==> flow/config.mk <==
export PLATFORM = sky130hd
export DESIGN_NAME = cpu_core
export DESIGN_NICKNAME = cpu_core
export VERILOG_FILES = /design/flow/design.v
export SDC_FILE = /design/flow/constraint.sdc
export NUM_CORES = 4
export LEC_CHECK = 0
export CAP_MARGIN = 20
export CELL_PAD_IN_SITES_GLOBAL_PLACEMENT = 3
export CORE_ASPECT_RATIO = 0.93
export CORE_MARGIN = 2
export CORE_UTILIZATION = 62
export CTS_CLUSTER_DIAMETER = 20
export GPL_ROUTABILITY_DRIVEN = 0
export GPL_TIMING_DRIVEN = 0
export PLACE_DENSITY_LB_ADDON = 0.17
export SETUP_SLACK_MARGIN = -2.0
export SLEW_MARGIN = 15
==> flow/constraint.sdc <==
create_clock -name core_clock -period 43.2 [get_ports {clk}]
set_input_delay 8.6400 -clock core_clock [delete_from_list [all_inputs] [get_ports {clk}]]
set_output_delay 8.6400 -clock core_clock [all_outputs]
set_load 0.01 [all_outputs]
==> flow/design.v <==
module if_stage (
    input  wire        clk,
    input  wire        rst_n,
    input  wire        stall,
    input  wire        branch_taken,
    input  wire [18:0] branch_target,
    output reg         ibus_valid,
    output reg  [18:0] ibus_addr,
    input  wire [18:0] ibus_rdata,
    output reg  [18:0] pc,
    output reg  [18:0] instruction
);
    always @(posedge clk or negedge rst_n) begin
        if (!rst_n) begin
            pc          <= 19'd0;
            ibus_valid  <= 1'b0;
        end
        else if (!stall) begin
            pc <= branch_taken ? branch_target : pc + 19'd1;
            ibus_valid <= 1'b1;
            ibus_addr  <= pc;
        end
    end
    always @(posedge clk or negedge rst_n) begin
        if (!rst_n)
            instruction <= 19'd0;
        else if (ibus_valid)
            instruction <= ibus_rdata;
    end
endmodule
module id_stage(
    input [18:0] instruction,
    output [4:0] opcode,
    output [2:0] rd,
    output [2:0] rs1,
    output [2:0] rs2,
    output [14:0] immediate,
    output reg [1:0] prediction
);
    assign opcode = instruction[18:14];
    assign rd = instruction[13:11];
    assign rs1 = instruction[10:8];
    assign rs2 = instruction[7:5];
    assign immediate = instruction[14:0];
    always @(*) begin
        case(opcode)
            5'b01010, 5'b01011, 5'b01100: prediction = 2'b10;  
            default: prediction = 2'b00;  
        endcase
    end
endmodule
module regfile(
    input clk,
    input [2:0] rd_addr,
    input [2:0] rs1_addr,
    input [2:0] rs2_addr,
    input [18:0] wb_data,
    input reg_write,
    output [18:0] rs1_data,
    output [18:0] rs2_data
);
    reg [18:0] registers [0:7];
    always @(posedge clk) begin
        if (reg_write && rd_addr != 0)
            registers[rd_addr] <= wb_data;
    end
    assign rs1_data = (rs1_addr == 3'd0) ? 19'd0 : registers[rs1_addr];
    assign rs2_data = (rs2_addr == 3'd0) ? 19'd0 : registers[rs2_addr];
endmodule
module alu(
    input [4:0] opcode,
    input [18:0] operand_a,
    input [18:0] operand_b,
    output reg [18:0] result,
    output reg zero_flag,
    output reg div_by_zero
);
    always @(*) begin
        result = 19'd0;
        div_by_zero = 1'b0;
        case(opcode)
            5'b00000: result = operand_a + operand_b;
            5'b00001: result = operand_a - operand_b;
            5'b00010: result = operand_a * operand_b;
            5'b00011: begin
                div_by_zero = (operand_b == 0);
                result = (operand_b == 0) ? 19'h7FFFF : operand_a / operand_b;
            end
            5'b00100: result = operand_a & operand_b;
            5'b00101: result = operand_a | operand_b;
            5'b00110: result = operand_a ^ operand_b;
            5'b00111: result = ~operand_a;
            5'b01000: result = operand_a + 1;
            5'b01001: result = operand_a - 1;
        endcase
        zero_flag = (result == 0);
    end
endmodule
module cpu_core (
    input  wire        clk,
    input  wire        rst_n,
    output reg         bus_valid,
    output reg         bus_write,
    output reg  [18:0] bus_addr,
    output reg  [18:0] bus_wdata,
    input  wire [18:0] bus_rdata
);
    wire [18:0] if_pc;
    wire [18:0] if_instr;
    wire [4:0]  opcode;
    wire [2:0]  rd, rs1, rs2;
    wire [14:0] imm;
    wire [18:0] rs1_data, rs2_data;
    wire [18:0] alu_result;
    wire        zero_flag;
    wire        div_by_zero;
    wire [18:0] wb_data;
    wire        reg_write;
    wire is_load  = (opcode == 5'b01000);
    wire is_store = (opcode == 5'b01001);
    wire mem_access = is_load | is_store;
    if_stage ifs (
        .clk(clk),
        .rst_n(rst_n),
        .stall(mem_access),           
        .branch_taken(1'b0),
        .branch_target(19'd0),
        .ibus_valid(),                
        .ibus_addr(),                 
        .ibus_rdata(bus_rdata),
        .pc(if_pc),
        .instruction(if_instr)
    );
    id_stage id (
        .instruction(if_instr),
        .opcode(opcode),
        .rd(rd),
        .rs1(rs1),
        .rs2(rs2),
        .immediate(imm),
        .prediction()
    );
    regfile rf (
        .clk(clk),
        .rd_addr(rd),
        .rs1_addr(rs1),
        .rs2_addr(rs2),
        .wb_data(wb_data),
        .reg_write(reg_write),
        .rs1_data(rs1_data),
        .rs2_data(rs2_data)
    );
    alu alu_u (
        .opcode(opcode),
        .operand_a(rs1_data),
        .operand_b(rs2_data),
        .result(alu_result),
        .zero_flag(zero_flag),
        .div_by_zero(div_by_zero)
    );
always @(*) begin
    bus_valid = mem_access;
    bus_write = is_store;
    bus_addr  = alu_result;
    bus_wdata = rs2_data;
end
    assign wb_data =
        (is_load)  ? bus_rdata :
                     alu_result;
    assign reg_write = ~is_store & ~is_load;
endmodule
==> flow/run.sh <==
#!/bin/bash
# the make line also repeats each setting of config.mk as NAME=value (left out here)
make -C /OpenROAD-flow-scripts/flow DESIGN_CONFIG=/design/flow/config.mk WORK_HOME=/design/flow/orfs CLKGATE_MAP_FILE= finish
==> changes_impl.md, run 1 <==
### Metrics

- Status: did not finish
- Stopping stage: global placement without I/O
- Stop err: [ERROR FLW-0024] Place density exceeds 1.0 (current PLACE_DENSITY_LB_ADDON =  0.17). Please check if the value of  PLACE_DENSITY_LB_ADDON is between 0 and 0.99.
- Yosys chip area: 0.0261 mm²
- Yosys cell types: 99
- Yosys cell count: 3,023
- Count leader, synth: ha_1
- Row Count: 72
- Area share, top type: 0.165
- Post-Synth XOR/XNOR Area: 0.0496
- Chip area: 0.0437 mm²
- Die X: 217 µm
- Yosys warning count: 5
- Ys flop type: edfxtp_1
- Adder Share, Synth: 0.246
- Simple Share, Synth: 0.155
- Ys async rst share: 0.0949
- Avg Inst Size Synth: 8.63 µm²
- MUX share of area: 0.0958
- Core ar.: 0.0415 mm²
- Die y size: 202 µm
- EDFF count, synth: 143
- Yosys reg bits: 158
- Floorplan Utilization: 0.628
- Sequential cell area fraction in the yosys report: 0.179
- Cell taking the most area after synthesis: edfxtp_1
- Synth logic family: adder cells
- Synth Cell Area: 0.0261 mm²
- AO/OA Area Share: 0.216
- Top cells by count: ha_1 (314), nand2_1 (298), inv_1 (254)
- Gate Count Post-Synth: 3,023
- Top cells by area: edfxtp_1 (16%), ha_1 (15%), fa_1 (9.5%)
==> run 2: changes to the inputs <==
- ABC_AREA: not set -> 1
- CELL_PAD_IN_SITES_GLOBAL_PLACEMENT: 3 -> not set
- CORE_ASPECT_RATIO: 0.93 -> not set
- CORE_UTILIZATION: 62 -> 72
- CTS_CLUSTER_DIAMETER: 20 -> 248
- CTS_CLUSTER_SIZE: not set -> 80
- GPL_ROUTABILITY_DRIVEN: 0 -> not set
- GPL_TIMING_DRIVEN: 0 -> not set
- MAX_ROUTING_LAYER: not set -> met4
- PLACE_DENSITY_LB_ADDON: 0.17 -> 0.04
- SETUP_SLACK_MARGIN: -2.0 -> 3.75
- SLEW_MARGIN: 15 -> 20
- TNS_END_PERCENT: not set -> 5
- clock period: 43.2 -> 24.8 ns (I/O delays scaled with it)
==> run 2 against run 1 <==
Against the previous run: the run fails in clock tree synthesis; synthesized area fell by 0.56%; die area fell by 14%; synthesized cell count rose by 21%.
==> changes_impl.md, run 2 <==
### Metrics

- Status: did not finish
- Stopping stage: clock tree synthesis
- Stop err: [ERROR DPL-0038] Utilization greater than 100%, impossible to legalize
- Avg Inst Size Synth: 7.11 µm²
- Cell taking the most area after synthesis: edfxtp_1
- Die y size: 194 µm
- Yosys warning count: 5
- Chip area: 0.0376 mm²
- Final HPWL DP: 76,400 µm
- Synth Cell Area: 0.0259 mm²
- Die X: 194 µm
- Top cells by area: edfxtp_1 (18%), ha_1 (15%), nand2_1 (14%)
- Cell Area, Placed: 0.0318 mm²
- Yosys cell count: 3,651
- Ys flop type: edfxtp_1
- Gate Count Post-Synth: 3,651
- IO Count: 61
- AO/OA Area Share: 0.141
- Placer congestion estimate: 1.08
- Count leader, synth: nand2_1
- Placed instance count: 4,737
- Synth logic family: simple AND/OR/NAND/NOR gates
- Yosys chip area: 0.0259 mm²
- Ys async rst share: 0.0898
- Yosys cell types: 65
- Floorplan Utilization: 0.731
- MUX share of area: 0
- Post-Synth XOR/XNOR Area: 0.0523
- EDFF count, synth: 152
- Yosys reg bits: 167
- Row Count: 69
- Adder Share, Synth: 0.247
- Buffers on Ports: 60
- Simple Share, Synth: 0.251
- Top cells by count: nand2_1 (1,000), inv_1 (605), ha_1 (314)
- Sequential cell area fraction in the yosys report: 0.190
- Area share, top type: 0.176
- Core ar.: 0.0355 mm²
==> run 2: stage by stage <==
stage          utilization  hold WS [ps]  power (µW)  setup slack (ps)  setup TNS (ps)
2_1_floorplan            -           465        1820            -13420         -240400
3_3_place_gp         0.897           490        2620            -12940         -228380
3_5_place_dp         0.897           524        2780            -16030         -365520
==> run 3: changes to the inputs <==
- CORE_ASPECT_RATIO: not set -> 0.5
- CORE_MARGIN: 2 -> 9
- CORE_UTILIZATION: 72 -> 40
- CTS_CLUSTER_DIAMETER: 248 -> 289
- CTS_CLUSTER_SIZE: 80 -> 98
- MAX_ROUTING_LAYER: met4 -> not set
- PLACE_DENSITY: not set -> 0.44
- PLACE_DENSITY_LB_ADDON: 0.04 -> not set
- SETUP_SLACK_MARGIN: 3.75 -> not set
- TNS_END_PERCENT: 5 -> not set
- clock period: 24.8 -> 45.0 ns (I/O delays scaled with it)
==> run 3 against run 2 <==
Against the previous run: synthesized cell count unchanged; die area up 99%; the run now finishes clean; synthesized area unchanged.
==> changes_impl.md, run 3 <==
### Physical design

- Status: timing/DRC/antenna clean
- Max-slew violation count: 0
- CTS Buffer Depth: 2
- Chip area: 0.0749 mm²
- Pwr top: combinational cells
- P_comb: 1270 µW
- Floorplan Utilization: 0.408
- Count leader, synth: nand2_1
- Maximum vdd drop: 0.0292 mV
- Final setup fails: 0
- Detailed Routing Iterations Pass 1: 5
- R2R Setup Slk: 10,500 ps
- Row Count: 65
- Crit Reg-Reg Endpoint: rf.registers[0][0]
- Yosys cell types: 65
- Remaining antenna violation count: 0
- EDFF count, synth: 152
- Initial antenna violation count: 4
- Synth logic family: simple AND/OR/NAND/NOR gates
- DRT iter0 DRCs: 1,915
- HP Class: reg -> reg
- CP required: 36,000 ps
- Core ar.: 0.0636 mm²
- Clk latency late pin: 430 ps
- MUX share of area: 0
- Avg Inst Size Synth: 7.11 µm²
- Switch share: 0.499
- Top cells by area: edfxtp_1 (18%), ha_1 (15%), nand2_1 (14%)
- Final Hold Vio Count: 0
- Tmin final: 43,330 ps
- Drt wl/cell: 20.6 µm
- Ys async rst share: 0.0898
- Buffers on Ports: 60
- Sequential cell area fraction in the yosys report: 0.190
- Final worst setup slack: 1670 ps
- Total grt overflow: 0
- Hold slack: 517 ps
- Layout area overhead: 22.3%
- IO Count: 61
- Vias in the first global route: 23,600
- Die y size: 198 µm
- WP data arrival: 34,330 ps
- Ys flop type: edfxtp_1
- Post-Synth XOR/XNOR Area: 0.0523
- Comb pwr share: 0.791
- Critical path capture point type: primary output
- Gate Count Post-Synth: 3,651
- Max Cap Viol: 0
- Reg2reg start: ifs.instruction[5]
- Clk. pwr: 144 µW
- # nets final: 4,421
- Largest net degree at the start of global routing: 59
- Placer congestion estimate: 0.900
- Levels on crit path: 296
- Yosys reg bits: 167
- Setup WS pre-CTS: -665 ps
- Pint: 806 µW
- Clock-pin transition on the worst setup and hold timing paths: 70 ps
- Static Leakage: 0.0162 µW
- Vias after detailed routing: 25,000
- Simple Share, Synth: 0.251
- Crit path to: bus_addr[0]
- Final worst-path cycle share: 0.963
- Cell taking the most area after synthesis: edfxtp_1
- Adder Share, Synth: 0.247
- FMAX: 0.0231 GHz
- Clk pwr share: 0.090
- Most frequent CP cell: nand2_2
- Yosys chip area: 0.0259 mm²
- Max incr delay on CP: 590 ps
- PwrDens: 50.8 mW/mm²
- Via/cell ratio: 5.15
- Beginning of the worst hold path: ifs.instruction[18]
- Worst-Margin Slew: 1110 ps
- First-pass GRT wire length: 145,000 µm
- Worst reg2reg path depth: 297
- Overall Global Routing Usage: 0.256
- Ant. Diodes: 0
- Share of power burned in registers: 0.119
- Area share, top type: 0.176
- Final HPWL DP: 72,700 µm
- Clk root buf: clkbuf_16
- Yosys warning count: 5
- CTS buffer count: 17
- Family with the most delay on the worst path: simple AND/OR/NAND/NOR gates
- OpenROAD warning count: 54
- WHS Path Cells: 2
- NetSw: 804 µW
- CP max FO: 9
- Drt total wl: 99,600 µm
- Critical path startpoint: ifs.instruction[5]
- Startpoint Class: flip-flop
- Yosys cell count: 3,651
- Clock tree sinks: 167
- Slowest CP cell: dfrtp_4
- Seq power: 192 µW
- Relative slew slack: 0.250
- Die X: 378 µm
- Setup CP Type: reg -> out
- CP Buf/Inv Count: 36
- Hold EP: ifs.instruction[18]
- H-tree depth: 4
- Unrepaired setup endpoints after global routing: true
- Hold_buf cts: 0
- Total power: 1610 µW
- CTS tree: built
- AO/OA Area Share: 0.141
- Synth Cell Area: 0.0259 mm²
- Worst clock skew: 8.80 ps
- Fill cells: 6,402
- Drt drc: 0
- Top cells by count: nand2_1 (1,000), inv_1 (605), ha_1 (314)
run 3: through the flow:
stage          area (µm²)  utilization  cells  setup TNS (ps)
2_1_floorplan       26000            -   3669               0
3_3_place_gp        28700        0.451   4688               0
3_5_place_dp        28700        0.451   4688            -665
4_1_cts             29500        0.464   4740               0
5_1_grt             31700        0.499   4846           -1480
6_report            31700        0.499   4846               0
run 3: repair_timing:
item,CTS,global route
resized,38,336
gates cloned,0,4
endpoints found under the setup margin,2,3
setup buffers,20,102
pin swaps,19,231
run 3: metal layers:
metal / GRT usage / wire, µm / share of wire
met1: 0.356 / 46400 / 0.47
met2: 0.401 / 43500 / 0.44
met4: 0.0708 / 2760 / 0.028
met5: 0 / 0 / 0
met3: 0.0486 / 6990 / 0.070
run 3: cell type report:
type                       count  area (µm²)  area share
multi-input combinational   2755       19300       0.610
clock buffer                  20         437      0.0138
tap                          871        1090      0.0344
inverter                     624        2370      0.0746
clock inverter                12         134     0.00422
sequential                   167        4950       0.156
timing repair buffer         397        3400       0.107
==> run 4: changes to the inputs <==
- ABC_AREA: 1 -> not set
- CORE_ASPECT_RATIO: 0.5 -> not set
- CORE_MARGIN: 9 -> 2
- CORE_UTILIZATION: 40 -> 33
- CTS_CLUSTER_DIAMETER: 289 -> not set
- CTS_CLUSTER_SIZE: 98 -> not set
- PLACE_DENSITY: 0.44 -> not set
- clock period: 45.0 -> 54.9 ns (I/O delays scaled with it)
==> run 4 against run 3 <==
Against the previous run: non-clock buffer count down 264; first-iteration DRC count up 59%; final cell count down 15%; via count down 0.68%; critical path depth down 142; register-to-register slack better by 3500 ps; synthesized area up 0.56%; combinational power about the same; global-route usage down 1.4 points.
==> changes_impl.md, run 4 <==
### Physical design

- Synth Cell Area: 0.0261 mm²
- Cell taking the most area after synthesis: edfxtp_1
- Final HPWL DP: 75,500 µm
- Total power: 1570 µW
- IO Count: 61
- Die X: 285 µm
- DRT iter0 DRCs: 3,043
- Yosys reg bits: 158
- Family with the most delay on the worst path: AND-OR/OR-AND gates
- Remaining antenna violation count: 0
- PwrDens: 54.3 mW/mm²
- Clk pwr share: 0.080
- H-tree depth: 4
- HP Class: reg -> reg
- Ant. Diodes: 0
- R2R Setup Slk: 14,010 ps
- Clock tree sinks: 158
- Synth logic family: adder cells
- Top cells by count: ha_1 (314), nand2_1 (298), inv_1 (254)
- Max-slew violation count: 0
- # nets final: 3,512
- Total grt overflow: 0
- Cell Area, Placed: 0.0281 mm²
- WHS Path Cells: 1
- Yosys cell count: 3,023
- WP data arrival: 41,270 ps
- Startpoint Class: flip-flop
- Avg Inst Size Synth: 8.63 µm²
- EDFF count, synth: 143
- Setup TNS: 0 ps
- MUX share of area: 0.0958
- Gate Count Post-Synth: 3,023
- Worst clock skew: 14.1 ps
- Area share, top type: 0.165
- Final Hold Vio Count: 0
- Drt wl/cell: 24.5 µm
- Buffers on Ports: 60
- Static Leakage: 0.0123 µW
- Clk. pwr: 125 µW
- Sequential cell area: 0.00468 mm²
- Initial antenna violation count: 6
- Pint: 757 µW
- Share of power burned in registers: 0.098
- Ys flop type: edfxtp_1
- Final worst-path cycle share: 0.952
- Yosys warning count: 5
- P_comb: 1290 µW
- OpenROAD warning count: 51
- Clk root buf: clkbuf_16
- Hold EP: ifs.instruction[12]
- Switch share: 0.517
- Vias in the first global route: 23,500
- Chip area: 0.0813 mm²
- Max incr delay on CP: 710 ps
- Pwr top: combinational cells
- Core ar.: 0.0786 mm²
- Largest net degree at the start of global routing: 59
- Fill cells: 8,120
- CTS Buffer Depth: 2
- Row Count: 103
- Floorplan Utilization: 0.332
- FMAX: 0.0191 GHz
- Die y size: 285 µm
- Tmin final: 52,250 ps
- AO/OA Area Share: 0.216
- Adder Share, Synth: 0.246
- Clock-pin transition on the worst setup and hold timing paths: 60 ps
- Top cells by area: edfxtp_1 (16%), ha_1 (15%), fa_1 (9.5%)
- Via/cell ratio: 6.02
- Clk latency late pin: 430 ps
- Critical path capture point type: primary output
- Hold_buf cts: 0
- CP max FO: 31
- Slowest CP cell: or4b_2
- Beginning of the worst hold path: ifs.instruction[12]
- Critical path startpoint: ifs.instruction[5]
- CP Buf/Inv Count: 10
- Overall Global Routing Usage: 0.241
- Detailed Routing Iterations Pass 1: 8
- Yosys cell types: 99
- Layout area overhead: 10.7%
- Crit Reg-Reg Endpoint: rf.registers[7][0]
- Max Cap Viol: 0
- First-pass GRT wire length: 149,000 µm
- Combinational Area: 0.0201 mm²
- Simple Share, Synth: 0.155
- Drt drc: 0
- Relative slew slack: 0.237
- Crit path to: bus_addr[0]
- Seq power: 154 µW
- Placer congestion estimate: 1.00
- Status: timing/DRC/antenna clean
- Maximum vdd drop: 0.0736 mV
- CP required: 43,920 ps
- Unrepaired setup endpoints after global routing: false
- Final setup fails: 0
- NetSw: 810 µW
- Sequential cell area fraction in the yosys report: 0.179
- Levels on crit path: 154
- Worst reg2reg path depth: 153
- Yosys chip area: 0.0261 mm²
- Most frequent CP cell: a21oi_1
- Vias after detailed routing: 24,800
- Finished Cell Area: 0.0289 mm²
- Post-Synth XOR/XNOR Area: 0.0496
- CTS tree: built
- Reg2reg start: ifs.instruction[5]
- Count leader, synth: ha_1
- Drt total wl: 101,000 µm
- Setup CP Type: reg -> out
- Worst-Margin Slew: 1140 ps
- CTS buffer count: 17
- Comb pwr share: 0.822
- Ys async rst share: 0.0949
run 4: area by class of cell:
| type | instances | share of cell area |
|---|---|---|
| Clock buffer | 22 | 0.0161 |
| Clock inverter | 10 | 0.00563 |
| Inverter | 261 | 0.0339 |
| Multi-Input combinational cell | 2482 | 0.696 |
| Sequential cell | 158 | 0.162 |
| Tap cell | 1050 | 0.0455 |
| Timing Repair Buffer | 133 | 0.0408 |
run 4: through the flow:
stage / utilization / hold slack (ps) / worst slack, ps / cells
3_5_place_dp: 0.357 / 669 / 992 / 4079
6_report: 0.367 / 669 / 2650 / 4116
3_3_place_gp: 0.357 / 642 / 1920 / 4079
4_1_cts: 0.365 / 686 / 339 / 4111
5_1_grt: 0.367 / 726 / 4.31 / 4116
2_1_floorplan: - / 551 / 7990 / 3032
run 4: layer usage:
layer | track usage | part of all wire | vias up
met1 | 0.334 | 0.42 | 12000
met4 | 0.112 | 0.052 | 0
met2 | 0.365 | 0.42 | 1372
li1 | - | - | 11200
met3 | 0.0412 | 0.11 | 275
met5 | 0 | 0 | -
run 4: what timing repair did:
| item | CTS | global route |
|---|---|---|
| setup endpoints to repair | 0 | 2 |
| setup buffers | 0 | 4 |
| gates resized | 0 | 24 |
==> run 5: changes to the inputs <==
- CORE_UTILIZATION: 33 -> 72
- CTS_CLUSTER_DIAMETER: not set -> 248
- PLACE_DENSITY: not set -> 0.66
- clock period: 54.9 -> 36.5 ns (I/O delays scaled with it)
==> run 5 against run 4 <==
Against the previous run: the run now fails in clock tree synthesis; synthesized cell count is the same; synthesized area did not move; die area down 54%.
==> changes_impl.md, run 5 <==
### Metrics

- Yosys cell types: 99
- Die X: 194 µm
- Yosys cell count: 3,023
- Placer congestion estimate: 1.15
- EDFF count, synth: 143
- Setup WS pre-CTS: -5600 ps
- Buffers on Ports: 60
- Cell taking the most area after synthesis: edfxtp_1
- Sequential cell area fraction in the yosys report: 0.179
- Ys flop type: edfxtp_1
- MUX share of area: 0.0958
- Ys async rst share: 0.0949
- IO Count: 61
- Row Count: 69
- Top cells by count: ha_1 (314), nand2_1 (298), inv_1 (254)
- Adder Share, Synth: 0.246
- Chip area: 0.0378 mm²
- Yosys chip area: 0.0261 mm²
- Top cells by area: edfxtp_1 (16%), ha_1 (15%), fa_1 (9.5%)
- Avg Inst Size Synth: 8.63 µm²
- Count leader, synth: ha_1
- Area share, top type: 0.165
- Synth logic family: adder cells
- Simple Share, Synth: 0.155
- Yosys warning count: 5
- Die y size: 194 µm
- Floorplan Utilization: 0.732
- Core ar.: 0.0357 mm²
- AO/OA Area Share: 0.216
- Synth Cell Area: 0.0261 mm²
- Post-Synth XOR/XNOR Area: 0.0496
- Status: did not finish
- Final HPWL DP: 94,300 µm
- Stopping stage: clock tree synthesis
- Gate Count Post-Synth: 3,023
- Stop err: [ERROR DPL-0038] Utilization greater than 100%, impossible to legalize
- Yosys reg bits: 158
run 5: per-stage QoR:
stage | power (µW) | std cells | TNS, ps | area, µm²
detailed placement | 2650 | 4188 | -11300 | 33400
global placement | 2450 | 4188 | -4510 | 33400
floorplan | 1700 | 3032 | -2730 | 27100
==> run 6: changes to the inputs <==
- CAP_MARGIN: 20 -> 5
- CELL_PAD_IN_SITES_DETAIL_PLACEMENT: not set -> 2
- CELL_PAD_IN_SITES_GLOBAL_PLACEMENT: not set -> 1
- CORE_MARGIN: 2 -> 3
- CORE_UTILIZATION: 72 -> 59
- CTS_CLUSTER_DIAMETER: 248 -> not set
- GPL_ROUTABILITY_DRIVEN: not set -> 1
- HOLD_SLACK_MARGIN: not set -> 0.3
- PLACE_DENSITY: 0.66 -> not set
- PLACE_DENSITY_LB_ADDON: not set -> 0.07
- SETUP_SLACK_MARGIN: not set -> 3.52
- TNS_END_PERCENT: not set -> 95
- clock period: 36.5 -> 45.0 ns (I/O delays scaled with it)
==> run 6 against run 5 <==
Against the previous run: the run fails in detailed placement; die area up 24%; synthesized cell count unchanged; synthesized area unchanged.
==> changes_impl.md, run 6 <==
### Metrics

- Status: did not finish
- Stop err: [ERROR DPL-0033] detailed placement checks failed during check placement.
- AO/OA Area Share: 0.216
- Gate Count Post-Synth: 3,023
- Ys flop type: edfxtp_1
- Sequential cell area fraction in the yosys report: 0.179
- Synth logic family: adder cells
- Chip area: 0.0468 mm²
- Synth Cell Area: 0.0261 mm²
- Die X: 216 µm
- Stopping stage: detailed placement
- Floorplan Utilization: 0.602
- Top cells by count: ha_1 (314), nand2_1 (298), inv_1 (254)
- Core ar.: 0.0434 mm²
- Count leader, synth: ha_1
- Adder Share, Synth: 0.246
- Cell taking the most area after synthesis: edfxtp_1
- Yosys cell count: 3,023
- Die y size: 216 µm
- Yosys warning count: 5
- Area share, top type: 0.165
- EDFF count, synth: 143
- Avg Inst Size Synth: 8.63 µm²
- Simple Share, Synth: 0.155
- Buffers on Ports: 60
- Yosys reg bits: 158
- Top cells by area: edfxtp_1 (16%), ha_1 (15%), fa_1 (9.5%)
- Placer congestion estimate: 1.08
- Yosys cell types: 99
- Row Count: 76
- MUX share of area: 0.0958
- Ys async rst share: 0.0949
- Yosys chip area: 0.0261 mm²
- Post-Synth XOR/XNOR Area: 0.0496
- IO Count: 61
==> run 6: through the flow <==
stage / setup WS, ps / instances / power (µW) / hold WS (ps)
floorplan: 3530 / 3032 / 1340 / 551
global placement: 621 / 3708 / 1710 / 500
==> run 7: changes to the inputs <==
- CAP_MARGIN: 5 -> 20
- CELL_PAD_IN_SITES_DETAIL_PLACEMENT: 2 -> not set
- CELL_PAD_IN_SITES_GLOBAL_PLACEMENT: 1 -> not set
- CORE_UTILIZATION: 59 -> 40
- GPL_ROUTABILITY_DRIVEN: 1 -> 0
- PLACE_DENSITY_LB_ADDON: 0.07 -> not set
==> run 7 against run 6 <==
Against the previous run: the run now finishes clean; synthesized area unchanged; synthesized cell count unchanged; die area increased by 46%.
==> changes_impl.md, run 7 <==
### Physical design

- CP Buf/Inv Count: 17
- Critical path capture point type: primary output
- Area share, top type: 0.165
- Remaining antenna violation count: 0
- Count leader, synth: ha_1
- Pint: 1060 µW
- Synth logic family: adder cells
- Status: timing/DRC/antenna clean
- H-tree depth: 4
- Gate Count Post-Synth: 3,023
- Largest net degree at the start of global routing: 53
- Pwr top: combinational cells
- Share of power burned in registers: 0.086
- DRT iter0 DRCs: 2,976
- Final Hold Vio Count: 0
- Post-Synth XOR/XNOR Area: 0.0496
- Yosys reg bits: 158
- Floorplan Utilization: 0.409
- IO Count: 61
- Yosys chip area: 0.0261 mm²
- EDFF count, synth: 143
- Synth Cell Area: 0.0261 mm²
- Simple Share, Synth: 0.155
- Setup TNS: 0 ps
- Total power: 2170 µW
- First-pass GRT wire length: 160,000 µm
- Hold slack: 659 ps
- Crit Reg-Reg Endpoint: rf.registers[2][0]
- Clk latency late pin: 420 ps
- Final setup fails: 0
- Drt wl/cell: 25.7 µm
- Cell Area, Placed: 0.0289 mm²
- CP required: 36,000 ps
- CTS tree: built
- Max Cap Viol: 0
- R2R Setup Slk: 11,520 ps
- WHS Path Cells: 1
- HP Class: reg -> reg
- Clk root buf: clkbuf_16
- Unrepaired setup endpoints after global routing: true
- Vias after detailed routing: 26,900
- Startpoint Class: flip-flop
- Final worst setup slack: 2800 ps
- Chip area: 0.0683 mm²
- Clk pwr share: 0.060
- CTS Buffer Depth: 2
- Reg2reg start: ifs.instruction[5]
- # nets final: 3,806
- Final worst-path cycle share: 0.938
- Core ar.: 0.0638 mm²
- FMAX: 0.0237 GHz
- Yosys cell types: 99
- Comb pwr share: 0.854
- Yosys warning count: 5
- Crit path to: bus_addr[0]
- Buffers on Ports: 60
- PwrDens: 66.1 mW/mm²
- Clock tree sinks: 158
- P_comb: 1860 µW
- Max incr delay on CP: 560 ps
- Die X: 261 µm
- Seq power: 187 µW
- Initial antenna violation count: 4
- Setup WS pre-CTS: -646 ps
- Top cells by area: edfxtp_1 (16%), ha_1 (15%), fa_1 (9.5%)
- Row Count: 92
- Top cells by count: ha_1 (314), nand2_1 (298), inv_1 (254)
- Tmin final: 42,200 ps
- Ys async rst share: 0.0949
- CP max FO: 8
- Ys flop type: edfxtp_1
- WP data arrival: 33,200 ps
- Final HPWL DP: 77,000 µm
- Hold EP: ifs.instruction[12]
- Clock-pin transition on the worst setup and hold timing paths: 60 ps
- Family with the most delay on the worst path: AND-OR/OR-AND gates
- Worst-Margin Slew: 1140 ps
- Setup CP Type: reg -> out
- Beginning of the worst hold path: ifs.instruction[12]
- Relative slew slack: 0.237
- Finished Cell Area: 0.0329 mm²
- Detailed Routing Iterations Pass 1: 6
- Via/cell ratio: 6.40
- Adder Share, Synth: 0.246
- Switch share: 0.511
- Most frequent CP cell: ha_1
- Cell taking the most area after synthesis: edfxtp_1
- Critical path startpoint: ifs.instruction[5]
- Maximum vdd drop: 0.111 mV
- Sequential cell area fraction in the yosys report: 0.179
- Slowest CP cell: or4_4
- Total grt overflow: 0
- Levels on crit path: 158
- MUX share of area: 0.0958
- Worst clock skew: 8.75 ps
- Max-slew violation count: 0
- Static Leakage: 0.0140 µW
- AO/OA Area Share: 0.216
- Avg Inst Size Synth: 8.63 µm²
- OpenROAD warning count: 52
- Die y size: 261 µm
- Overall Global Routing Usage: 0.306
- Vias in the first global route: 26,700
- Yosys cell count: 3,023
- NetSw: 1110 µW
- Clk. pwr: 131 µW
- Fill cells: 5,783
- Drt drc: 0
- CTS buffer count: 17
- Drt total wl: 108,000 µm
- Worst reg2reg path depth: 158
- Layout area overhead: 26.1%
==> run 7: timing repair <==
action                                 CTS  global route
endpoints found under the hold margin    0             0
cloned                                   9             1
setup buffers                          140            47
resized                                235           120
pin swaps                              120           112
hold buffers                             0             0
setup endpoints to repair                3             2
==> run 7: per-layer routing <==
layer | vias up | wire (µm) | global-route usage
met5 | - | 18 | 0
met1 | 13100 | 41200 | 0.386
met3 | 475 | 10300 | 0.0494
li1 | 11700 | - | -
met4 | 2 | 7360 | 0.172
met2 | 1645 | 49100 | 0.500
==> run 7: final cells by class <==
type | instances | area, µm² | area share
Tap cell | 846 | 1060 | 0.0322
Inverter | 261 | 983 | 0.0299
Clock inverter | 15 | 115 | 0.00350
Sequential cell | 158 | 4680 | 0.142
Multi-Input combinational cell | 2485 | 22000 | 0.669
Clock buffer | 17 | 425 | 0.0129
Antenna cell | 2 | 5.00 | 0.000152
Timing Repair Buffer | 424 | 3610 | 0.110
==> run 7: through the flow <==
step,instances,util
2_1_floorplan,3032,-
3_3_place_gp,3977,0.453
3_5_place_dp,3977,0.453
4_1_cts,4158,0.500
5_1_grt,4206,0.516
6_report,4208,0.516
==> run 8: changes to the inputs <==
- ABC_AREA: not set -> 1
- CORE_MARGIN: 3 -> 2
- CORE_UTILIZATION: 40 -> 72
- CTS_CLUSTER_DIAMETER: not set -> 218
- CTS_CLUSTER_SIZE: not set -> 80
- GPL_ROUTABILITY_DRIVEN: 0 -> not set
- HOLD_SLACK_MARGIN: 0.3 -> not set
- MAX_ROUTING_LAYER: not set -> met4
- PLACE_DENSITY_LB_ADDON: not set -> 0.04
- SETUP_SLACK_MARGIN: 3.52 -> 3.75
- TNS_END_PERCENT: 95 -> not set
- clock period: 45.0 -> 25.5 ns (I/O delays scaled with it)
==> run 8 against run 7 <==
Against the previous run: the flow now stops in clock tree synthesis; die area fell by 45%; synthesized area shrank 0.56%; synthesized cell count up 21%.
==> changes_impl.md, run 8 <==
### Metrics

- Yosys cell types: 65
- Chip area: 0.0376 mm²
- Yosys reg bits: 167
- Yosys cell count: 3,651
- Post-Synth XOR/XNOR Area: 0.0523
- Yosys chip area: 0.0259 mm²
- Ys async rst share: 0.0898
- Avg Inst Size Synth: 7.11 µm²
- Ys flop type: edfxtp_1
- Stopping stage: clock tree synthesis
- Synth logic family: simple AND/OR/NAND/NOR gates
- Gate Count Post-Synth: 3,651
- Die X: 194 µm
- Count leader, synth: nand2_1
- Cell Area, Placed: 0.0320 mm²
- MUX share of area: 0
- Status: did not finish
- Top cells by area: edfxtp_1 (18%), ha_1 (15%), nand2_1 (14%)
- Adder Share, Synth: 0.247
- Stop err: [ERROR DPL-0038] Utilization greater than 100%, impossible to legalize
- Sequential cell area fraction in the yosys report: 0.190
- Floorplan Utilization: 0.731
- Top cells by count: nand2_1 (1,000), inv_1 (605), ha_1 (314)
- AO/OA Area Share: 0.141
- EDFF count, synth: 152
- Row Count: 69
- Buffers on Ports: 60
- Placer congestion estimate: 1.09
- Area share, top type: 0.176
- Simple Share, Synth: 0.251
- Synth Cell Area: 0.0259 mm²
- Yosys warning count: 5
- Final HPWL DP: 76,100 µm
- Die y size: 194 µm
- IO Count: 61
- Cell taking the most area after synthesis: edfxtp_1
- Core ar.: 0.0355 mm²
## run 8: per-stage QoR
stage / utilization / power (µW) / std cells / setup WS, ps / TNS, ps
floorplan: - / 1780 / 3669 / -12720 / -207020
global placement: 0.901 / 2560 / 4734 / -12410 / -196900
detailed placement: 0.901 / 2730 / 4734 / -15470 / -320300
==> run 9: changes to the inputs <==
- ABC_AREA: 1 -> not set
- CORE_UTILIZATION: 72 -> 40
- CTS_CLUSTER_DIAMETER: 218 -> not set
- CTS_CLUSTER_SIZE: 80 -> not set
- MAX_ROUTING_LAYER: met4 -> not set
- PLACE_DENSITY_LB_ADDON: 0.04 -> not set
- SETUP_SLACK_MARGIN: 3.75 -> 5.0
- clock period: 25.5 -> 44.3 ns (I/O delays scaled with it)
==> run 9 against run 8 <==
Against the previous run: the run now finishes clean; synthesized cell count shrank 17%; synthesized area up 0.56%; die area is 79% higher.
==> changes_impl.md, run 9 <==
### Physical design

- Yosys chip area: 0.0261 mm²
- Drt total wl: 115,000 µm
- Top Layer Used: met4
- Die X: 259 µm
- Yosys warning count: 5
- Largest net degree at the start of global routing: 59
- # nets final: 3,828
- Buffers on Ports: 60
- Layout area overhead: 28.4%
- Hold_buf cts: 0
- PwrDens: 68.5 mW/mm²
- Maximum vdd drop: 0.0884 mV
- Metal1 wirelength: 46,100 µm
- Static Leakage: 0.0142 µW
- Most frequent CP cell: buf_4
- Count leader, synth: ha_1
- Final Hold Vio Count: 0
- Startpoint Class: flip-flop
- Row Count: 93
- Chip area: 0.0673 mm²
- Seq power: 190 µW
- Setup CP Type: reg -> out
- Hold EP: ifs.instruction[12]
- CTS buffer count: 17
- Slowest CP cell: mux4_2
- Drt wl/cell: 27.1 µm
- Unrepaired setup endpoints after global routing: true
- MUX share of area: 0.0958
- Share of power burned in registers: 0.083
- Yosys cell types: 99
- Clock-pin transition on the worst setup and hold timing paths: 70 ps
- CTS Buffer Depth: 2
- Pint: 1110 µW
- Crit path to: bus_addr[0]
- Post-Synth XOR/XNOR Area: 0.0496
- Crit Reg-Reg Endpoint: rf.registers[5][0]
- Switch share: 0.515
- Sequential cell area fraction in the yosys report: 0.179
- AO/OA Area Share: 0.216
- Worst reg2reg path depth: 158
- Met2 Wirelength: 50,300 µm
- Synth Cell Area: 0.0261 mm²
- Die y size: 259 µm
- CP Buf/Inv Count: 21
- CTS tree: built
- IO Count: 61
- CP max FO: 20
- Max Cap Viol: 0
- Area share, top type: 0.165
- Drt drc: 0
- Relative slew slack: 0.209
- Worst clock skew: 12.8 ps
- Simple Share, Synth: 0.155
- Critical path capture point type: primary output
- Comb pwr share: 0.852
- H-tree depth: 4
- Top cells by count: ha_1 (314), nand2_1 (298), inv_1 (254)
- Clk pwr share: 0.065
- Vias in the first global route: 26,300
- Critical path startpoint: ifs.instruction[5]
- Pwr top: combinational cells
- Placer congestion estimate: 0.989
- NetSw: 1180 µW
- Remaining antenna violation count: 0
- Adder Share, Synth: 0.246
- Initial antenna violation count: 2
- Final setup fails: 0
- Cell taking the most area after synthesis: edfxtp_1
- Tmin final: 42,050 ps
- Final HPWL DP: 84,000 µm
- Beginning of the worst hold path: ifs.instruction[12]
- Avg Inst Size Synth: 8.63 µm²
- Levels on crit path: 159
- Status: timing/DRC/antenna clean
- Clk root buf: clkbuf_16
- HP Class: reg -> reg
- Detailed Routing Iterations Pass 1: 6
- Synth logic family: adder cells
- Family with the most delay on the worst path: AND-OR/OR-AND gates
- FMAX: 0.0238 GHz
- Final worst-path cycle share: 0.949
- Setup TNS: 0 ps
- Overall Global Routing Usage: 0.333
- Hold slack: 663 ps
- OpenROAD warning count: 54
- Core ar.: 0.0645 mm²
- Via/cell ratio: 6.29
- Floorplan Utilization: 0.405
- WHS Path Cells: 1
- R2R Setup Slk: 11,220 ps
- CP required: 35,440 ps
- Yosys cell count: 3,023
- DRT iter0 DRCs: 2,825
- P_comb: 1960 µW
- Gate Count Post-Synth: 3,023
- Clk latency late pin: 440 ps
- First-pass GRT wire length: 168,000 µm
- Cell Area, Placed: 0.0292 mm²
- WP data arrival: 33,190 ps
- Max-slew violation count: 0
- Total grt overflow: 0
- EDFF count, synth: 143
- Ys flop type: edfxtp_1
- Yosys reg bits: 158
- Worst-Margin Slew: 1180 ps
- Reg2reg start: ifs.instruction[5]
- Top cells by area: edfxtp_1 (16%), ha_1 (15%), fa_1 (9.5%)
- Met3 WL post-DR: 11,500 µm
- Ys async rst share: 0.0949
- Clk. pwr: 150 µW
- Clock tree sinks: 158
- Max incr delay on CP: 570 ps
- Finished Cell Area: 0.0335 mm²
- Vias after detailed routing: 26,600
[run 9: what timing repair did]
| action | in CTS | in global routing |
|---|---|---|
| resized | 260 | 105 |
| buffers inserted | 158 | 64 |
| pin swaps | 142 | 101 |
| setup endpoints to repair | 4 | 3 |
| gates cloned | 6 | 1 |
[run 9: routing by layer]
metal | vias up | track usage
met5 | - | 0
li1 | 11800 | -
met4 | 0 | 0.159
met3 | 339 | 0.0643
met2 | 1428 | 0.522
met1 | 13100 | 0.443
[run 9: layout make-up]
cell class	count	area, µm²
fillers	5954	31000
well taps	855	1070
inverters	261	983
multi-input cells	2484	22400
clock buffers	18	429
repair buffers	447	3770
flip-flops and latches	158	4680
diodes	1	2.50
clock inverters	14	171
[run 9: stage by stage]
stage | std cells | worst slack, ps | power [µW] | utilization
5_1_grt | 4237 | 1050 | 2450 | 0.520
6_report | 4238 | 2250 | 2300 | 0.520
4_1_cts | 4170 | 2960 | 2170 | 0.504
3_5_place_dp | 3974 | -891 | 1860 | 0.453
3_3_place_gp | 3974 | -302 | 1840 | 0.453
2_1_floorplan | 3032 | 3980 | 1390 | -
==> run 10: changes to the inputs <==
- ABC_AREA: not set -> 1
- CORE_UTILIZATION: 40 -> 27
- GPL_ROUTABILITY_DRIVEN: not set -> 0
- GPL_TIMING_DRIVEN: not set -> 0
- PLACE_DENSITY_LB_ADDON: not set -> 0.18
- TNS_END_PERCENT: not set -> 50
- clock period: 44.3 -> 37.3 ns (I/O delays scaled with it)
==> run 10 against run 9 <==
Against the previous run: wire length shrank 7.1%; first-iteration DRC count decreased by 23%; largest cell class unchanged; non-clock buffer count is 5 lower; now fails the layout checks on negative setup slack; critical path depth is 143 higher.
==> changes_impl.md, run 10 <==
### Physical design

- Status: complete, but fails checks
- SO Viols: negative setup slack
- DRT iter0 DRCs: 2,178
- Max incr delay on CP: 380 ps
- CP Buf/Inv Count: 58
- Setup WS pre-CTS: -10,840 ps
- Startpoint Class: flip-flop
- Ys flop type: edfxtp_1
- Max Cap Viol: 0
- Placed instance count: 4,999
- P_comb: 1630 µW
- Vias in the first global route: 24,400
- Crit path to: bus_addr[0]
- Adder Share, Synth: 0.247
- Core ar.: 0.0952 mm²
- First-pass GRT wire length: 156,000 µm
- Fill cells: 10,100
- Seq power: 231 µW
- Total grt overflow: 0
- Yosys reg bits: 167
- AO/OA Area Share: 0.141
- Setup CP Type: reg -> out
- Beginning of the worst hold path: ifs.instruction[18]
- Die y size: 314 µm
- CTS buffer count: 17
- Fin cells: 5,286
- OpenROAD warning count: 54
- R2R Setup Slk: 2220 ps
- Pint: 1050 µW
- HP Class: reg -> reg
- Comb pwr share: 0.792
- Hold EP: ifs.instruction[18]
- Initial antenna violation count: 0
- CTS tree: built
- IO Count: 61
- Cell taking the most area after synthesis: edfxtp_1
- Vias after detailed routing: 25,500
- EDFF count, synth: 152
- Pwr top: combinational cells
- # nets final: 4,467
- Ant. Diodes: 0
- MUX share of area: 0
- Gate Count Post-Synth: 3,651
- Buffers on Ports: 60
- Total power: 2060 µW
- Avg Inst Size Synth: 7.11 µm²
- FMAX: 0.0235 GHz
- Maximum vdd drop: 0.0478 mV
- Levels on crit path: 302
- Synth logic family: simple AND/OR/NAND/NOR gates
- CTS Buffer Depth: 2
- Setup TNS: -10,910 ps
- Final worst-path cycle share: 1.14
- Final setup fails: 3
- Yosys warning count: 5
- Synth Cell Area: 0.0259 mm²
- Sequential cell area: 0.00494 mm²
- Ys async rst share: 0.0898
- Drt total wl: 107,000 µm
- Simple Share, Synth: 0.251
- Yosys cell types: 65
- Detailed Routing Iterations Pass 1: 6
- Worst-Margin Slew: 1300 ps
- CP required: 29,840 ps
- Die X: 314 µm
- Tmin final: 42,520 ps
- WP data arrival: 35,060 ps
- Max-slew violation count: 0
- Final HPWL DP: 79,300 µm
- Layout area overhead: 27.4%
- Reg2reg start: ifs.instruction[5]
- Clock-pin transition on the worst setup and hold timing paths: 80 ps
- Most frequent CP cell: nand2_2
- Area share, top type: 0.176
- Count leader, synth: nand2_1
- Row Count: 113
- Largest net degree at the start of global routing: 23
- CP max FO: 7
- Worst reg2reg path depth: 304
- Yosys chip area: 0.0259 mm²
- Clock tree sinks: 167
- Crit Reg-Reg Endpoint: rf.registers[4][0]
- NetSw: 1020 µW
- Unrepaired setup endpoints after global routing: true
- Switch share: 0.493
- Slowest CP cell: dfrtp_1
- Remaining antenna violation count: 0
- Yosys cell count: 3,651
- Clk. pwr: 198 µW
- Drt wl/cell: 20.2 µm
- Top cells by area: edfxtp_1 (18%), ha_1 (15%), nand2_1 (14%)
- WHS Path Cells: 2
- Combinational Area: 0.0198 mm²
- Worst clock skew: 15.0 ps
- Family with the most delay on the worst path: AND-OR/OR-AND gates
- Share of power burned in registers: 0.112
- Final worst setup slack: -5220 ps
- Chip area: 0.0986 mm²
- PwrDens: 62.4 mW/mm²
- Hold_buf cts: 0
- Relative slew slack: 0.110
- Floorplan Utilization: 0.273
- Sequential cell area fraction in the yosys report: 0.190
- Final Util: 0.347
- Overall Global Routing Usage: 0.212
- Via/cell ratio: 4.83
- Clk pwr share: 0.096
- Top cells by count: nand2_1 (1,000), inv_1 (605), ha_1 (314)
- H-tree depth: 4
- Critical path startpoint: ifs.instruction[5]
- Critical path capture point type: primary output
- Clk latency late pin: 470 ps
- Final Hold Vio Count: 0
- Drt drc: 0
- Clk root buf: clkbuf_16
- Static Leakage: 0.0163 µW
- Post-Synth XOR/XNOR Area: 0.0523
[run 10: cell type report]
class | instances | share of cell area
multi-input combinational | 2755 | 0.599
sequential | 167 | 0.149
timing repair buffer | 319 | 0.0821
inverter | 624 | 0.0731
tap | 1265 | 0.0479
buffer | 123 | 0.0285
clock buffer | 19 | 0.0134
clock inverter | 13 | 0.00610
timing repair inverter | 1 | 0.000151
[run 10: per-stage QoR]
| stage | hold WS (ps) | instance area [µm²] |
|---|---|---|
| final | 551 | 33000 |
| after detailed placement | 534 | 28700 |
| after global routing | 578 | 33000 |
| after global placement | 510 | 28600 |
| after CTS | 554 | 31000 |
| after floorplan | 465 | 26400 |
[run 10: routing by layer]
layer / GRT usage / wire length [µm] / vias to the layer above / share of wire
li1: - / - / 12400 / -
met1: 0.290 / 47300 / 12100 / 0.44
met2: 0.352 / 49200 / 869 / 0.46
met3: 0.0250 / 7210 / 141 / 0.068
met4: 0.0544 / 2830 / 0 / 0.027
met5: 0 / 0 / - / 0
[run 10: what timing repair did]
action                     CTS  global route
pin swaps                  135           195
setup buffers              137           111
setup endpoints to repair   39            39
gates cloned                 3             2
gates resized              169           245
==> run 11: changes to the inputs <==
- ABC_AREA: 1 -> not set
- CORE_UTILIZATION: 27 -> 72
- CTS_CLUSTER_SIZE: not set -> 30
- GPL_ROUTABILITY_DRIVEN: 0 -> not set
- GPL_TIMING_DRIVEN: 0 -> not set
- PLACE_DENSITY_LB_ADDON: 0.18 -> 0.0
- SETUP_SLACK_MARGIN: 5.0 -> 4.42
- TNS_END_PERCENT: 50 -> not set
- clock period: 37.3 -> 15.3 ns (I/O delays scaled with it)
==> run 11 against run 10 <==
Against the previous run: the flow now stops in clock tree synthesis; synthesized area is 0.56% higher; die area is 62% lower; synthesized cell count is 17% lower.
==> changes_impl.md, run 11 <==
### Metrics

- Status: did not finish
- Post-Synth XOR/XNOR Area: 0.0496
- Die X: 194 µm
- Avg Inst Size Synth: 8.63 µm²
- Count leader, synth: ha_1
- Ys flop type: edfxtp_1
- Setup WS pre-CTS: -23,630 ps
- Ys async rst share: 0.0949
- Top cells by area: edfxtp_1 (16%), ha_1 (15%), fa_1 (9.5%)
- Sequential cell area fraction in the yosys report: 0.179
- Synth Cell Area: 0.0261 mm²
- Synth logic family: adder cells
- Yosys warning count: 5
- Row Count: 69
- Cell taking the most area after synthesis: edfxtp_1
- Cell Area, Placed: 0.0339 mm²
- Placer congestion estimate: 1.13
- IO Count: 61
- Top cells by count: ha_1 (314), nand2_1 (298), inv_1 (254)
- Gate Count Post-Synth: 3,023
- Core ar.: 0.0357 mm²
- Final HPWL DP: 102,000 µm
- Yosys cell count: 3,023
- Buffers on Ports: 60
- Yosys reg bits: 158
- Yosys chip area: 0.0261 mm²
- Yosys cell types: 99
- Floorplan Utilization: 0.732
- EDFF count, synth: 143
- Area share, top type: 0.165
- MUX share of area: 0.0958
- Die y size: 194 µm
- Stop err: [ERROR DPL-0038] Utilization greater than 100%, impossible to legalize
- Simple Share, Synth: 0.155
- AO/OA Area Share: 0.216
- Adder Share, Synth: 0.246
- Chip area: 0.0378 mm²
- Placed instance count: 4,243
- Stopping stage: clock tree synthesis
## run 11: through the flow
step	hold WS (ps)	setup TNS, ps	utilization	total power [µW]
detailed placement	724	-970140	0.950	6370
global placement	631	-744320	0.950	5860
floorplan	551	-722780	-	4050
==> run 12: changes to the inputs <==
- CORE_UTILIZATION: 72 -> 40
- CTS_CLUSTER_DIAMETER: not set -> 372
- CTS_CLUSTER_SIZE: 30 -> 47
- HOLD_SLACK_MARGIN: not set -> -0.09
- PLACE_DENSITY_LB_ADDON: 0.0 -> not set
- SETUP_SLACK_MARGIN: 4.42 -> 5.0
- SLEW_MARGIN: 20 -> 0
- clock period: 15.3 -> 45.0 ns (I/O delays scaled with it)
==> run 12 against run 11 <==
Against the previous run: now clean on timing, DRC and antenna; synthesized area stayed put; die area is 78% higher; synthesized cell count unchanged.
==> changes_impl.md, run 12 <==
### Physical design

- Crit Reg-Reg Endpoint: rf.registers[7][0]
- HP Class: reg -> reg
- Adder Share, Synth: 0.246
- Post-Synth XOR/XNOR Area: 0.0496
- Die y size: 259 µm
- Floorplan Utilization: 0.405
- CP max FO: 8
- PwrDens: 66.0 mW/mm²
- Maximum vdd drop: 0.0598 mV
- Top cells by area: edfxtp_1 (16%), ha_1 (15%), fa_1 (9.5%)
- Clock tree sinks: 158
- Cell taking the most area after synthesis: edfxtp_1
- Yosys warning count: 5
- Drt drc: 0
- Max incr delay on CP: 550 ps
- H-tree depth: 4
- Final worst-path cycle share: 0.926
- Overall Global Routing Usage: 0.321
- Hold EP: ifs.instruction[12]
- Levels on crit path: 156
- Clk latency late pin: 430 ps
- Max-slew violation count: 0
- Die X: 259 µm
- Yosys cell count: 3,023
- Pwr top: combinational cells
- P_comb: 1910 µW
- Remaining antenna violation count: 0
- Layout area overhead: 29.5%
- MUX share of area: 0.0958
- Final Util: 0.524
- Fin cells: 4,236
- Total grt overflow: 0
- Critical path startpoint: ifs.instruction[5]
- CP Buf/Inv Count: 15
- Core ar.: 0.0645 mm²
- EDFF count, synth: 143
- Slowest CP cell: or4b_4
- Yosys cell types: 99
- Largest net degree at the start of global routing: 59
- DRT iter0 DRCs: 3,293
- Yosys chip area: 0.0261 mm²
- Clk pwr share: 0.059
- Switch share: 0.505
- First-pass GRT wire length: 163,000 µm
- Setup CP Type: reg -> out
- CTS Buffer Depth: 2
- Startpoint Class: flip-flop
- R2R Setup Slk: 12,390 ps
- Comb pwr share: 0.857
- Drt wl/cell: 26.5 µm
- Via/cell ratio: 6.37
- AO/OA Area Share: 0.216
- FMAX: 0.0240 GHz
- WHS Path Cells: 1
- Status: timing/DRC/antenna clean
- Clk root buf: clkbuf_16
- Avg Inst Size Synth: 8.63 µm²
- Setup WS pre-CTS: -351 ps
- Reg2reg start: ifs.instruction[5]
- Vias in the first global route: 26,300
- Hold_buf cts: 0
- Final worst setup slack: 3320 ps
- Placer congestion estimate: 1.01
- Chip area: 0.0673 mm²
- Count leader, synth: ha_1
- Synth logic family: adder cells
- Yosys reg bits: 158
- Ys flop type: edfxtp_1
- Clk. pwr: 132 µW
- Worst-Margin Slew: 1400 ps
- Buffers on Ports: 60
- Worst clock skew: 7.89 ps
- Vias after detailed routing: 27,000
- CP required: 36,000 ps
- Simple Share, Synth: 0.155
- Worst reg2reg path depth: 155
- Static Leakage: 0.0142 µW
- Clock-pin transition on the worst setup and hold timing paths: 60 ps
- Crit path to: bus_addr[0]
- Ys async rst share: 0.0949
- CTS buffer count: 17
- Critical path capture point type: primary output
- Family with the most delay on the worst path: AND-OR/OR-AND gates
- Tmin final: 41,680 ps
- CTS tree: built
- Relative slew slack: 0.0666
- Seq power: 187 µW
- Synth Cell Area: 0.0261 mm²
- WP data arrival: 32,680 ps
- Pint: 1100 µW
- Gate Count Post-Synth: 3,023
- Initial antenna violation count: 3
- # nets final: 3,829
- Final Hold Vio Count: 0
- Area share, top type: 0.165
- Beginning of the worst hold path: ifs.instruction[12]
- Top cells by count: ha_1 (314), nand2_1 (298), inv_1 (254)
- Final setup fails: 0
- Final HPWL DP: 80,900 µm
- Max Cap Viol: 0
- OpenROAD warning count: 54
- Placed instance count: 3,973
- Sequential cell area fraction in the yosys report: 0.179
- NetSw: 1130 µW
- IO Count: 61
- Unrepaired setup endpoints after global routing: true
- Detailed Routing Iterations Pass 1: 6
- Most frequent CP cell: ha_4
- Row Count: 93
- Drt total wl: 112,000 µm
- Share of power burned in registers: 0.084
run 12: repair_timing:
item,in CTS,in global routing
cloned,5,2
pin swaps,125,167
endpoints found under the setup margin,3,3
gates resized,209,220
buffers inserted,139,85
run 12: stage by stage:
step           power (µW)  hold WS [ps]  instance area (µm²)  TNS [ps]
6_report             2230           673                33800         0
3_5_place_dp         1770           665                29200      -351
4_1_cts              2060           679                32000         0
3_3_place_gp         1750           636                29200         0
5_1_grt              2400           737                33800         0
2_1_floorplan        1370           551                27000         0
run 12: final cells by class:
class | instances | area [µm²]
fillers | 5855 | 30700
multi-input cells | 2485 | 22800
flip-flops and latches | 158 | 4680
repair buffers | 447 | 3700
well taps | 855 | 1070
inverters | 261 | 983
clock buffers | 19 | 433
clock inverters | 10 | 100
diodes | 1 | 2.50
run 12: routing by layer:
layer  share of wire  GRT usage  up-vias
met5         0.00017          0        -
met4           0.064      0.167        4
met2            0.44      0.497     1621
met1            0.39      0.423    13200
met3            0.11     0.0660      397
li1                -          -    11800
==> run 13: changes to the inputs <==
- CORE_UTILIZATION: 40 -> 66
- CTS_CLUSTER_DIAMETER: 372 -> not set
- CTS_CLUSTER_SIZE: 47 -> not set
- HOLD_SLACK_MARGIN: -0.09 -> not set
- SETUP_SLACK_MARGIN: 5.0 -> -1.8
- SLEW_MARGIN: 0 -> 20
- clock period: 45.0 -> 37.8 ns (I/O delays scaled with it)
==> run 13 against run 12 <==
Against the previous run: the flow now stops in global routing; synthesized cell count unchanged; die area down 39%; synthesized area unchanged.
==> changes_impl.md, run 13 <==
### Metrics

- Status: did not finish
- Stopping stage: global routing
- Stop err: [ERROR GRT-0116] Global routing finished with congestion. Check the congestion regions in the DRC Viewer.
- Top cells by area: edfxtp_1 (16%), ha_1 (15%), fa_1 (9.5%)
- Die X: 203 µm
- Yosys cell types: 99
- Avg Inst Size Synth: 8.63 µm²
- Die y size: 203 µm
- IO Count: 61
- Yosys warning count: 5
- Adder Share, Synth: 0.246
- Count leader, synth: ha_1
- Top cells by count: ha_1 (314), nand2_1 (298), inv_1 (254)
- Overall Global Routing Usage: 0.700
- Area share, top type: 0.165
- Cell taking the most area after synthesis: edfxtp_1
- Yosys cell count: 3,023
- Buffers on Ports: 60
- Synth Cell Area: 0.0261 mm²
- Ys flop type: edfxtp_1
- EDFF count, synth: 143
- Ys async rst share: 0.0949
- AO/OA Area Share: 0.216
- Post-Synth XOR/XNOR Area: 0.0496
- Synth logic family: adder cells
- CTS buffer count: 17
- Placer congestion estimate: 1.08
- H-tree depth: 4
- Yosys reg bits: 158
- Total grt overflow: 49
- Final HPWL DP: 87,000 µm
- Core ar.: 0.0388 mm²
- CTS Buffer Depth: 2
- Cell Area, Placed: 0.0331 mm²
- Clock tree sinks: 158
- Placed instance count: 4,238
- MUX share of area: 0.0958
- Simple Share, Synth: 0.155
- Chip area: 0.0411 mm²
- Yosys chip area: 0.0261 mm²
- Sequential cell area fraction in the yosys report: 0.179
- Row Count: 72
- Floorplan Utilization: 0.672
- Clk root buf: clkbuf_16
- Gate Count Post-Synth: 3,023
## run 13: what timing repair did
action,in CTS
pin swaps,49
setup endpoints to repair,2
setup buffers,51
resized,75
cloned,1
hold buffers,0
## run 13: metrics by stage
step / worst slack [ps] / TNS, ps
after global placement: -2430 / -3250
after detailed placement: -4040 / -6490
after CTS: -2830 / -4130
after floorplan: -1780 / -1880
## run 13: routing by layer
metal  overflow  global-route usage
met3          3               0.502
met1          2               0.707
met5          0               0.293
met4         23               0.665
met2         21               0.902
==> run 14: changes to the inputs <==
- ABC_AREA: not set -> 1
- CORE_UTILIZATION: 66 -> 60
- CTS_CLUSTER_SIZE: not set -> 98
- PLACE_DENSITY: not set -> 0.37
- SETUP_SLACK_MARGIN: -1.8 -> not set
- clock period: 37.8 -> 30.1 ns (I/O delays scaled with it)
==> run 14 against run 13 <==
Against the previous run: the run again fails in global routing; synthesized cell count grew 21%; synthesized area is 0.56% lower; die area rose by 9.2%.
==> changes_impl.md, run 14 <==
### Metrics

- Yosys cell count: 3,651
- Top cells by count: nand2_1 (1,000), inv_1 (605), ha_1 (314)
- Stopping stage: global routing
- Die X: 212 µm
- Row Count: 76
- Chip area: 0.0449 mm²
- Yosys cell types: 65
- MUX share of area: 0
- Clock tree sinks: 167
- Placer congestion estimate: 1.00
- Count leader, synth: nand2_1
- CTS buffer count: 17
- Ys flop type: edfxtp_1
- Yosys warning count: 5
- IO Count: 61
- H-tree depth: 4
- Die y size: 212 µm
- Top cells by area: edfxtp_1 (18%), ha_1 (15%), nand2_1 (14%)
- Simple Share, Synth: 0.251
- Adder Share, Synth: 0.247
- Clk root buf: clkbuf_16
- Cell taking the most area after synthesis: edfxtp_1
- Total grt overflow: 1,024
- Final HPWL DP: 71,600 µm
- Synth Cell Area: 0.0259 mm²
- Synth logic family: simple AND/OR/NAND/NOR gates
- Sequential cell area fraction in the yosys report: 0.190
- Core ar.: 0.0429 mm²
- Stop err: [ERROR GRT-0232] Routing congestion too high. Check the congestion heatmap in the GUI.
- Buffers on Ports: 60
- Status: did not finish
- Yosys reg bits: 167
- CTS Buffer Depth: 2
- Setup WS pre-CTS: -10,860 ps
- Gate Count Post-Synth: 3,651
- Overall Global Routing Usage: 0.820
- Area share, top type: 0.176
- Ys async rst share: 0.0898
- AO/OA Area Share: 0.141
- Avg Inst Size Synth: 7.11 µm²
- Yosys chip area: 0.0259 mm²
- Floorplan Utilization: 0.605
- Hold_buf cts: 0
- Post-Synth XOR/XNOR Area: 0.0523
- EDFF count, synth: 152
run 14: metrics by stage:
step	hold WS (ps)	util	std cells	instance area (µm²)	TNS, ps
after CTS	543	0.841	5249	36100	-64230
after detailed placement	527	0.746	4843	32000	-114480
after global placement	496	0.746	4843	32000	-68340
after floorplan	465	-	3669	26400	-67360
run 14: metal layers:
layer / GRT overflow / GRT usage
met1: 60 / 0.805
met2: 665 / 1.00
met3: 24 / 0.654
met4: 271 / 0.824
met5: 4 / 0.452
run 14: what timing repair did:
| item | CTS |
|---|---|
| gates resized | 180 |
| setup endpoints to repair | 30 |
| setup buffers | 375 |
| pin swaps | 176 |
| cloned | 2 |
==> run 15: changes to the inputs <==
- ABC_AREA: 1 -> not set
- CORE_ASPECT_RATIO: not set -> 0.93
- CORE_MARGIN: 2 -> 5
- CORE_UTILIZATION: 60 -> 62
- CTS_CLUSTER_DIAMETER: not set -> 131
- CTS_CLUSTER_SIZE: 98 -> not set
- GPL_ROUTABILITY_DRIVEN: not set -> 0
- GPL_TIMING_DRIVEN: not set -> 0
- PLACE_DENSITY: 0.37 -> not set
- PLACE_DENSITY_LB_ADDON: not set -> 0.17
- SETUP_SLACK_MARGIN: not set -> -2.0
- SLEW_MARGIN: 20 -> 15
- clock period: 30.1 -> 43.2 ns (I/O delays scaled with it)
==> run 15 against run 14 <==
Against the previous run: the layout now fails its checks (negative setup slack); synthesized area is 0.56% higher; synthesized cell count is 17% lower; die area is 3.0% higher.
==> changes_impl.md, run 15 <==
### Physical design

- IO Count: 61
- Relative slew slack: 0.113
- Met1 usage: 0.515
- Synth Cell Area: 0.0261 mm²
- Row Count: 72
- Drt wl/cell: 27.8 µm
- Sequential cell area fraction in the yosys report: 0.179
- Initial antenna violation count: 6
- Avg Inst Size Synth: 8.63 µm²
- Die y size: 208 µm
- Overall Global Routing Usage: 0.428
- P_comb: 1880 µW
- AO/OA Area Share: 0.216
- Cell taking the most area after synthesis: edfxtp_1
- Chip area: 0.0463 mm²
- H-tree depth: 4
- Switch share: 0.525
- Comb pwr share: 0.837
- Total power: 2250 µW
- Drt drc: 0
- Placed instance count: 3,674
- Setup TNS: -1400 ps
- Drt total wl: 106,000 µm
- First-pass GRT wire length: 154,000 µm
- Gr busiest metal: met2
- Die X: 223 µm
- Max incr delay on CP: 580 ps
- Worst reg2reg path depth: 162
- Finished Cell Area: 0.0310 mm²
- Worst clock skew: 9.01 ps
- Setup WS pre-CTS: -11,810 ps
- Beginning of the worst hold path: ifs.instruction[12]
- Ys async rst share: 0.0949
- CP Buf/Inv Count: 15
- OpenROAD warning count: 52
- Worst-Margin Slew: 1320 ps
- Startpoint Class: flip-flop
- Via/cell ratio: 7.24
- Clock tree sinks: 158
- Yosys reg bits: 158
- Ys flop type: edfxtp_1
- Hold EP: ifs.instruction[12]
- Fin cells: 3,825
- # nets final: 3,709
- Area share, top type: 0.165
- Crit Reg-Reg Endpoint: rf.registers[6][0]
- Share of power burned in registers: 0.087
- Pint: 1070 µW
- Yosys cell types: 99
- Critical path startpoint: ifs.instruction[5]
- WHS Path Cells: 1
- Vias after detailed routing: 27,700
- Final Hold Vio Count: 0
- Yosys warning count: 5
- Most frequent CP cell: ha_1
- R2R Setup Slk: 7080 ps
- Final worst setup slack: -1400 ps
- Clk latency late pin: 450 ps
- WP data arrival: 35,960 ps
- Yosys chip area: 0.0261 mm²
- Max Cap Viol: 0
- Layout area overhead: 18.9%
- Yosys cell count: 3,023
- Pwr top: combinational cells
- PwrDens: 72.4 mW/mm²
- Max-slew violation count: 0
- Gate Count Post-Synth: 3,023
- Status: complete, but fails checks
- CP max FO: 11
- Maximum vdd drop: 0.162 mV
- Floorplan Utilization: 0.627
- Final HPWL DP: 76,800 µm
- HP Class: reg -> reg
- CTS tree: built
- Clk. pwr: 170 µW
- GR Util met3: 0.187
- DRT iter0 DRCs: 4,666
- Largest net degree at the start of global routing: 30
- Synth logic family: adder cells
- CTS buffer count: 17
- Static Leakage: 0.0133 µW
- MUX share of area: 0.0958
- Fill cells: 2,925
- Count leader, synth: ha_1
- Grt met2 use: 0.626
- Setup CP Type: reg -> out
- Final setup fails: 1
- Detailed Routing Iterations Pass 1: 20
- Core ar.: 0.0416 mm²
- Post-Synth XOR/XNOR Area: 0.0496
- CP required: 34,560 ps
- Buffers on Ports: 60
- Reg2reg start: ifs.instruction[5]
- Vias in the first global route: 26,200
- Levels on crit path: 161
- CTS Buffer Depth: 2
- Remaining antenna violation count: 0
- Crit path to: bus_addr[0]
- Clock-pin transition on the worst setup and hold timing paths: 60 ps
- SO Viols: negative setup slack
- Top cells by count: ha_1 (314), nand2_1 (298), inv_1 (254)
- Final worst-path cycle share: 1.03
- Clk root buf: clkbuf_16
- Top cells by area: edfxtp_1 (16%), ha_1 (15%), fa_1 (9.5%)
- FMAX: 0.0224 GHz
- Cell Area, Placed: 0.0278 mm²
- Total grt overflow: 0
- Seq power: 196 µW
- Slowest CP cell: or4b_4
- NetSw: 1180 µW
- Adder Share, Synth: 0.246
- Critical path capture point type: primary output
- Simple Share, Synth: 0.155
- Family with the most delay on the worst path: AND-OR/OR-AND gates
- EDFF count, synth: 143
- Clk pwr share: 0.076
- Tmin final: 44,600 ps
## run 15: area by class of cell
type	instances	area, µm²	share of cell area
tap	555	694	0.0224
clock buffer	18	429	0.0138
multi-input combinational	2486	21400	0.689
clock inverter	14	229	0.00738
inverter	261	991	0.0320
buffer	94	498	0.0161
antenna	7	17.5	0.000565
sequential	158	4680	0.151
timing repair buffer	232	2090	0.0675
## run 15: metal layers
metal,share of wire,vias to the layer above
li1,-,11600
met1,0.34,12900
met4,0.092,8
met2,0.41,2411
met3,0.16,794
met5,0.0012,-
## run 15: per-stage QoR
stage	hold slack (ps)	utilization
after floorplan	551	-
after global placement	582	0.659
after detailed placement	651	0.668
after CTS	668	0.712
after global routing	702	0.745
final	682	0.745
## run 15: timing repair
action,4_1_cts,5_1_grt
setup buffers,41,99
setup endpoints to repair,11,2
hold buffers,0,0
gates resized,229,153
hold endpoints to repair,0,0
cloned,1,5
pin swaps,26,75
Power figures rest on the tool's default switching activity, not on a simulated workload.
